run 1:
## badicecream
module badicecream(input         Clk,                 
                             Reset,               
                             frame_clk,           
                input [10:0]   DrawX, DrawY ,    
				input [15:0]   keycode,				  
               	output logic is_BI	,			 
				output logic [10:0] BI_X, BI_Y,
				input logic up_wall, down_wall , left_wall, right_wall,
				output logic [10:0] BI_X_Pos, BI_Y_Pos,
				output logic [5:0] BI_BlkX_Pos, BI_BlkY_Pos
              );
Size in the first run: ~730 cells after synthesis, roughly 68 flip-flops, ~100 I/O pins.
export LEC_CHECK = 0
export CAP_MARGIN = 20
export CORE_MARGIN = 4
export CORE_UTILIZATION = 56
export CTS_CLUSTER_DIAMETER = 253
export CTS_CLUSTER_SIZE = 99
export SETUP_SLACK_MARGIN = 0.2
export SLEW_MARGIN = 20
export TNS_END_PERCENT = 10
create_clock -name core_clock -period 8.0 [get_ports {Clk}]
run.sh (not shown) runs the stock make flow with config.mk's settings and CLKGATE_MAP_FILE=.
Input-level comparison between run 2 and run 1:
Settings: CORE_MARGIN: 4 -> 2; CORE_UTILIZATION: 56 -> 12; CTS_CLUSTER_SIZE: 99 -> unset; TNS_END_PERCENT: 10 -> unset; CTS_CLUSTER_DIAMETER: 253 -> unset; the clock period (ns, I/O delays scaled along): 8.0 -> 8.45.
Notes after the runs:
The final layout from run 2, which completed every stage, passed the timing, DRC and antenna checks at the end of the flow.
Run 1 finished every step from synthesis to the final layout, and the layout passed the timing, DRC and antenna checks.
Run 2 vs run 1: placed wire-length estimate after detailed placement up by more than a quarter
Per the comparison of run 2 with run 1, number of buffers other than clock buffers in the final layout moved down, total power moved up, clock power moved up.
Run 2: share of the cycle needed by the critical path after routing 1.1 points below run 1
Compared with run 1, run 2 ends up with more cell area.
Buffering overhead ends up lower on run 2.
Of the two values seen for start point of the critical path, DrawY[1] was produced by run 1 and DrawY[6] by run 2.
Comparing run 2 and run 1, the lower signed area change from the synthesized netlist to the final layout was measured on run 1.
Inputs modified between run 2 and run 3:
Settings: SETUP_SLACK_MARGIN: 0.2 -> unset; CORE_UTILIZATION: 12 -> 40; SLEW_MARGIN: 20 -> 40; the clock period (ns, I/O delays scaled along): 8.45 -> 11.9.
Findings:
Run 3 completed end to end with timing, DRC and antenna clean. Run 3 -> run 2: level count of the clock H-tree delta 0, exact match. Diff run 2 -> run 3: routed wire length now sits lower, total power now sits lower, final area now sits lower.
### run 3 -> run 4
Settings: SETUP_SLACK_MARGIN: unset -> 0.2; CORE_UTILIZATION: 40 -> 28; SLEW_MARGIN: 40 -> 20; the clock period (ns, I/O delays scaled along): 11.9 -> 8.15.
Run 4: done, clean on timing, DRC and antenna. Comparing run 4 and run 3, the lower clock share of power is on run 4. Between run 4 and run 3, the difference in hold slack is negligible. In the tables for run 4 and run 3, share of total power in sequential cells reads lower with run 4. Register-to-register slack, run 4 and run 3, lower one = run 4. Amount of wire on met2 after detailed routing: run 4 and run 3 compared, higher one is run 3. Taking run 3 as the reference, in run 4 total power density per cell area saw an increase; total power went up 0.00032 W; utilization of the core after routing decreased 13 points; routed wire length climbed about 1.2%; sequential share of layout area now smaller. Run comparison: run 4 critical path's slowest cell or4_4; run 3 critical path's slowest cell or4b_2.
Edits applied to the flow inputs when going from run 4 to run 5:
Settings: a change of CORE_UTILIZATION from 28 to 72; an added PLACE_DENSITY of 0.4; an added CTS_CLUSTER_DIAMETER of 391; a change of the clock period (ns, I/O delays scaled along) from 8.15 to 4.01.
The log for run 5 ends in 3_5_place_dp with error DPL-0038, so the run never completed.
Looking at die boundary height, run 5 sits below run 4.
~same synthesized area in run 5 and run 4
The die of run 5 is smaller than the one used in run 4.
In the reports for run 5 and run 4, the smaller floorplan core area belongs to run 5.

* * *

## tundra
badicecream again, from the RTL that the note above started with.
Settings: LEC_CHECK=0, CAP_MARGIN=20, CORE_MARGIN=2, CORE_UTILIZATION=46, CTS_CLUSTER_DIAMETER=210, CTS_CLUSTER_SIZE=100, MAX_ROUTING_LAYER=met5, PLACE_DENSITY=0.91, SLEW_MARGIN=20, TNS_END_PERCENT=15; clock period 9.0 ns.
Modified inputs, yarrow compared to tundra
Settings: CTS_CLUSTER_DIAMETER now 116, was 210; PLACE_DENSITY no longer set, was 0.91; CORE_UTILIZATION now 63, was 46; CORE_ASPECT_RATIO now 1.05, previously not set; CTS_CLUSTER_SIZE no longer set, was 100; the clock period (ns, I/O delays scaled along) now 5.39, was 9.0.
### Flow results
yarrow -> stages 100% | layout checks FAIL | setup timing. yarrow against tundra: switching power as a share of total power went up by 8.1 points; setup slack went down by 1.72 ns; global routing met2 resource utilization went up by 42 points; non-clock buffer contribution to total cell area went up by 9.8 points; design area went up by about 17%. When yarrow is measured against tundra, its die size turns out 3700 um^2 lower. Row number of antenna violations at the first check in global routing: yarrow higher / tundra lower. Global-route wire length before repair ended up about 60% higher on yarrow than on tundra. Compared with tundra, yarrow shows count of plain and timing-repair buffers in the layout that has gone up by more than 100%.
What harbor does differently from yarrow at the input level:
Settings: a deleted TNS_END_PERCENT that had been 15; a deleted MAX_ROUTING_LAYER that had been met5; a deleted CTS_CLUSTER_DIAMETER that had been 116; a deleted CORE_ASPECT_RATIO that had been 1.05; a change of CORE_UTILIZATION from 63 to 52; an added SETUP_SLACK_MARGIN of 0.2; a change of the clock period (ns, I/O delays scaled along) from 5.39 to 5.91.
Finished, but not clean: harbor, with setup timing. Diff yarrow -> harbor: detailed-route wire length on metal 1 has decreased, number of signal-net buffers in the layout shows an increase of 2, sequential share of power has decreased. harbor vs. yarrow: multi-input combinational area share went down by 1.4 points; switching share of power went down by 7.0 points.
Here is what was changed in the inputs of zinc compared with harbor.
Settings: swapping 52 for 66 in CORE_UTILIZATION; swapping 5.91 for 7.72 in the clock period (ns, I/O delays scaled along).
==> results <==
- [flow] zinc | stages: complete | final checks: fail | reason: setup timing
- Going from harbor to zinc, hold slack picked up an extra 0.012 ns; cell count lost about 9%; clock buffer count from CTS neither gained nor lost much; placement-stage cell area lost about 8%.
Edits applied to the flow inputs when going from zinc to onyx:
Settings: CORE_UTILIZATION: 66 -> 62; ABC_AREA: unset -> 1; the clock period (ns, I/O delays scaled along): 7.72 -> 4.29.
## What came out
onyx ran in full, but the layout does not pass; the checks complain about setup timing.
The fill cell instance count of the final layout of onyx falls short of that of zinc by 59.
Taking zinc as 1.0, onyx lands at 1.13 on die area.
Re wire length: zinc and onyx aren't equal, and the higher value belongs to onyx.
onyx vs zinc — met1 layer usage reported by global route rose 4.8 points.
Compared with zinc, onyx shows cell count listed in synth_stat.txt higher by 210.
For zinc, the slowest cell on the critical path was sky130_fd_sc_hd__or4_4, unlike onyx, where it was sky130_fd_sc_hd__clkdlybuf4s50_1.
Compared with zinc, internal power of the cells in onyx increased by more than half.
Number of buffer and inverter stages on the critical path: zinc and onyx compared, higher one is onyx
Compare zinc and onyx | routed length per instance higher: zinc
Input-level comparison between xenon and onyx:
Settings: clearing ABC_AREA, which used to be 1; swapping 0.2 for -0.49 in SETUP_SLACK_MARGIN; swapping 62 for 64 in CORE_UTILIZATION; swapping 4.29 for 7.16 in the clock period (ns, I/O delays scaled along).
Findings:
xenon: complete, dirty (setup timing)
From onyx to xenon the numbers moved as follows: core region area went down 10%, die size dropped 8.7%.
Layout overhead on the synthesized area (higher): onyx
Compare onyx and xenon | placed cell count lower: xenon
Going from onyx to xenon, site row count went down by 5.4%, sequential share of layout area went up 3.0 points, via count of the routed design fell about 36%, total power after layout dropped about 50%.
xenon gives less met2 routing resource usage after global routing than onyx did.

* * *

The RTL this note starts from:
==> flow/design.v <==
module badicecream(input         Clk,                 
                             Reset,               
                             frame_clk,           
                input [10:0]   DrawX, DrawY ,    
				input [15:0]   keycode,				  
               	output logic is_BI	,			 
				output logic [10:0] BI_X, BI_Y,
				input logic up_wall, down_wall , left_wall, right_wall,
				output logic [10:0] BI_X_Pos, BI_Y_Pos,
				output logic [5:0] BI_BlkX_Pos, BI_BlkY_Pos
              );
	enum logic[2:0] { 
					 right=3'b000, 
					 left=3'b001,
					 up=3'b010,
					 down=3'b011,
					 Halted=3'b100} Dir, Dir_in, Dir_delayed, Dir_delayed_in;
    parameter [10:0] BI_X_Corner = 11'd64;   
    parameter [10:0] BI_Y_Corner = 11'd95;   
    parameter [5:0] BI_Blk_X_Corner = 6'd1;   
    parameter [5:0] BI_Blk_Y_Corner = 6'd1;   
    parameter [10:0] BI_X_Step = 10'd1;       
    parameter [10:0] BI_Y_Step = 10'd1;       
    parameter  BI_sizeX = 6'd32;         
	parameter  BI_sizeY = 6'd48;
	logic [5:0] frame_counter, per_frame_counter;   
	logic [5:0] frame_counter_in, per_frame_counter_in;
	logic [5:0] pace_counter, pace_counter_in;
    logic [10:0] BI_X_Motion, BI_Y_Motion;
    logic [10:0] BI_X_Pos_in, BI_X_Motion_in, BI_Y_Pos_in, BI_Y_Motion_in;
	logic [5:0] BI_BlkX_Pos_in, BI_BlkY_Pos_in;
	logic [2:0] health;
	assign health = 3'd1;    
    logic frame_clk_delayed, frame_clk_rising_edge;
   always_ff @ (posedge Clk) 
	begin
        frame_clk_delayed <= frame_clk;
        frame_clk_rising_edge <= (frame_clk == 1'b1) && (frame_clk_delayed == 1'b0);
		if (Reset)
		begin
			frame_counter <= 6'b0;
			per_frame_counter <= 6'b0;
		end
		else
		begin
			frame_counter <= frame_counter_in;
			per_frame_counter <=  per_frame_counter_in;
		end
    end
	always_comb
	begin
		frame_counter_in = frame_counter;
		per_frame_counter_in = per_frame_counter;
		if (frame_clk_rising_edge)    
		begin
		per_frame_counter_in = per_frame_counter+6'b1;
		if((per_frame_counter) == 6'b000111)  
			begin
				per_frame_counter_in=6'b0;
				frame_counter_in = frame_counter+6'b1;
				if((frame_counter ) == 6'b100)  
				begin
					frame_counter_in=6'b0;
				end
			end
		end
	end
    always_ff @ (posedge Clk)
    begin
        if (Reset)
        begin
            BI_X_Pos <= BI_X_Corner;
            BI_Y_Pos <= BI_Y_Corner;
			BI_BlkX_Pos <= BI_Blk_X_Corner;
			BI_BlkY_Pos <= BI_Blk_Y_Corner;
            BI_X_Motion <= 10'd0;
            BI_Y_Motion <= 10'd0;
			pace_counter <= 6'd0;
				Dir <= Halted;
				Dir_delayed <= down;
        end
        else
        begin
			pace_counter <= pace_counter_in;
            BI_X_Pos <= BI_X_Pos_in;
            BI_Y_Pos <= BI_Y_Pos_in;
            BI_X_Motion <= BI_X_Motion_in;
            BI_Y_Motion <= BI_Y_Motion_in;
			BI_BlkX_Pos <= BI_BlkX_Pos_in;
			BI_BlkY_Pos <= BI_BlkY_Pos_in;
			Dir <= Dir_in;
			Dir_delayed <= Dir_delayed_in;
        end
    end
    always_comb
    begin
		pace_counter_in = pace_counter;
        BI_X_Pos_in = BI_X_Pos;
        BI_Y_Pos_in = BI_Y_Pos;
		BI_X_Motion_in = BI_X_Motion;
		BI_Y_Motion_in = BI_Y_Motion;
        BI_BlkX_Pos_in = BI_BlkX_Pos;    
        BI_BlkY_Pos_in = BI_BlkY_Pos;
		Dir_in = Dir;
		Dir_delayed_in = Dir_delayed;
		if(health != 0)
		begin
			if (frame_clk_rising_edge)
			begin
            	BI_X_Pos_in = BI_X_Pos + BI_X_Motion_in;
            	BI_Y_Pos_in = BI_Y_Pos + BI_Y_Motion_in;
				if (Dir == Halted)  
				begin
					if ((keycode[7:0] == 8'd26) || ((keycode[15:8] == 8'd26 )))  
					begin
						Dir_delayed_in = up;
						if(up_wall)
						begin
							BI_Y_Motion_in = 0;
							BI_X_Motion_in = 0;
							Dir_in = Halted;
						end
						else
						begin
							BI_Y_Motion_in = -BI_Y_Step;
							BI_X_Motion_in = 0;
							Dir_in = up;	
						end
					end
					else if (((keycode[7:0] == 8'd4) || keycode[15:8] == 8'd4 ))  
						begin
							Dir_delayed_in = left;
							if (left_wall)			
							begin
								BI_X_Motion_in = 0;
								BI_Y_Motion_in = 0;
								Dir_in = Halted;
							end
							else
							begin
								BI_Y_Motion_in = 0;
								BI_X_Motion_in = -BI_X_Step;
								Dir_in = left;
							end
						end
					else if((keycode[7:0] == 8'd22) || ((keycode[15:8] == 8'd22 )))  
						begin
							Dir_delayed_in = down;
							if (down_wall) 
							begin
								BI_Y_Motion_in = 0;
								BI_X_Motion_in = 0;
							Dir_in = Halted;
							end
							else
							begin
								BI_Y_Motion_in = BI_Y_Step;
								BI_X_Motion_in = 0;
								Dir_in = down;
							end
						end
					else if (((keycode[7:0]) == 8'd7) || ((keycode[15:8]) == 8'd7))  
						begin
							Dir_delayed_in = right;
							if(right_wall) 
							begin
								BI_X_Motion_in = 0;
								BI_Y_Motion_in = 0;
								Dir_in = Halted;
							end
							else
							begin
								BI_Y_Motion_in = 0;
								BI_X_Motion_in = BI_X_Step;
								Dir_in = right;	
							end
						end
					else
						begin              
						end
				end
				else  
				begin
					pace_counter_in = pace_counter + 6'd1;
					if(pace_counter == 6'd31)
					begin
						pace_counter_in = 6'd0;
						case(Dir)
							left:
							begin
								BI_BlkX_Pos_in = BI_BlkX_Pos -1;
							end
							right:
							begin
								BI_BlkX_Pos_in = BI_BlkX_Pos +1;
							end
							up:
							begin
								BI_BlkY_Pos_in = BI_BlkY_Pos -1;
							end
							down:
							begin
								BI_BlkY_Pos_in = BI_BlkY_Pos +1;
							end
							default:
							begin
								BI_BlkY_Pos_in = 0;  
							end
						endcase
						Dir_in = Halted;
						BI_Y_Motion_in = 0;
						BI_X_Motion_in = 0;						
					end
				end
			end
        end
    end
    int DistX, DistY, Size;
    assign DistX = DrawX - BI_X_Pos;
    assign DistY = DrawY - BI_Y_Pos;
    always_comb begin
		   if (DistX < BI_sizeX && DistX >= 0 && DistY<=0 && -DistY < BI_sizeY)
		  begin
        is_BI = 1'b1;
				BI_X = DrawX - BI_X_Pos+({5'b0, frame_counter}*32);
				BI_Y = DrawY - BI_Y_Pos+BI_sizeY-1+ Dir_delayed_in*48;
		  end
        else
		  begin
        is_BI = 1'b0;
				BI_X = 0;
				BI_Y = 0;
        end
    end
endmodule
export LEC_CHECK = 0
export ABC_AREA = 1
export CAP_MARGIN = 20
export CORE_MARGIN = 2
export CORE_UTILIZATION = 68
export CTS_CLUSTER_DIAMETER = 244
export CTS_CLUSTER_SIZE = 31
export HOLD_SLACK_MARGIN = -0.1
export SETUP_SLACK_MARGIN = -0.49
export SLEW_MARGIN = 20
create_clock -name core_clock -period 6.29 [get_ports {Clk}]
The starting point reached the layout checks and failed them: setup timing.
Then changed:
- ABC_AREA: 1 -> not set
- CORE_UTILIZATION: 68 -> 70
- CTS_CLUSTER_DIAMETER: 244 -> not set
- CTS_CLUSTER_SIZE: 31 -> 32
- HOLD_SLACK_MARGIN: -0.1 -> not set
- PLACE_DENSITY: not set -> 0.67
- clock period: 6.29 -> 7.16 ns (I/O delays scaled with it)
=> The changed run died in global routing; die size fell by 8.4%; synthesized area fell by 6.1%; synthesized cell count shrinks by 22%.
Then changed:
- CTS_CLUSTER_DIAMETER: not set -> 40
- PLACE_DENSITY: 0.67 -> not set
- SETUP_SLACK_MARGIN: -0.49 -> 1.98
Outcome:
- This time the run stopped in clock tree synthesis, error DPL-0033
- area after synthesis does not change
- synthesized cell count is unchanged
- die size stays the same

* * *

Starts from the design.v that is shown in full above.
Settings: LEC_CHECK=0, CAP_MARGIN=30, CORE_ASPECT_RATIO=0.5, CORE_MARGIN=2, CORE_UTILIZATION=46, CTS_CLUSTER_DIAMETER=49, CTS_CLUSTER_SIZE=16, MAX_ROUTING_LAYER=met5, PLACE_DENSITY_LB_ADDON=0.05, SLEW_MARGIN=20, TNS_END_PERCENT=15; clock period 9.0 ns.
The baseline finished clean.
Edit:
- CAP_MARGIN: 30 -> 20
- CORE_ASPECT_RATIO: 0.5 -> unset
- CORE_UTILIZATION: 46 -> 64
- CTS_CLUSTER_DIAMETER: 49 -> unset
- CTS_CLUSTER_SIZE: 16 -> unset
- MAX_ROUTING_LAYER: met5 -> unset
- PLACE_DENSITY_LB_ADDON: 0.05 -> unset
- TNS_END_PERCENT: 15 -> unset
- clock period: 9.0 -> 5.69 ns (I/O delays scaled with it)
After rerunning: Now the flow ended with an error in 5_1_grt; die size goes down by 28%; synthesized area does not change; synthesized cell count stays the same.
Edit:
- CORE_UTILIZATION: 64 -> 63
- CTS_CLUSTER_SIZE: unset -> 10
- SLEW_MARGIN: 20 -> 40
- clock period: 5.69 -> 11.9 ns (I/O delays scaled with it)
This time the run finished clean.
Die area went up slightly.
Area after synthesis does not change.
Synthesized cell count stays the same.
No activity file was given, so power comes from the tool's default toggle rates.
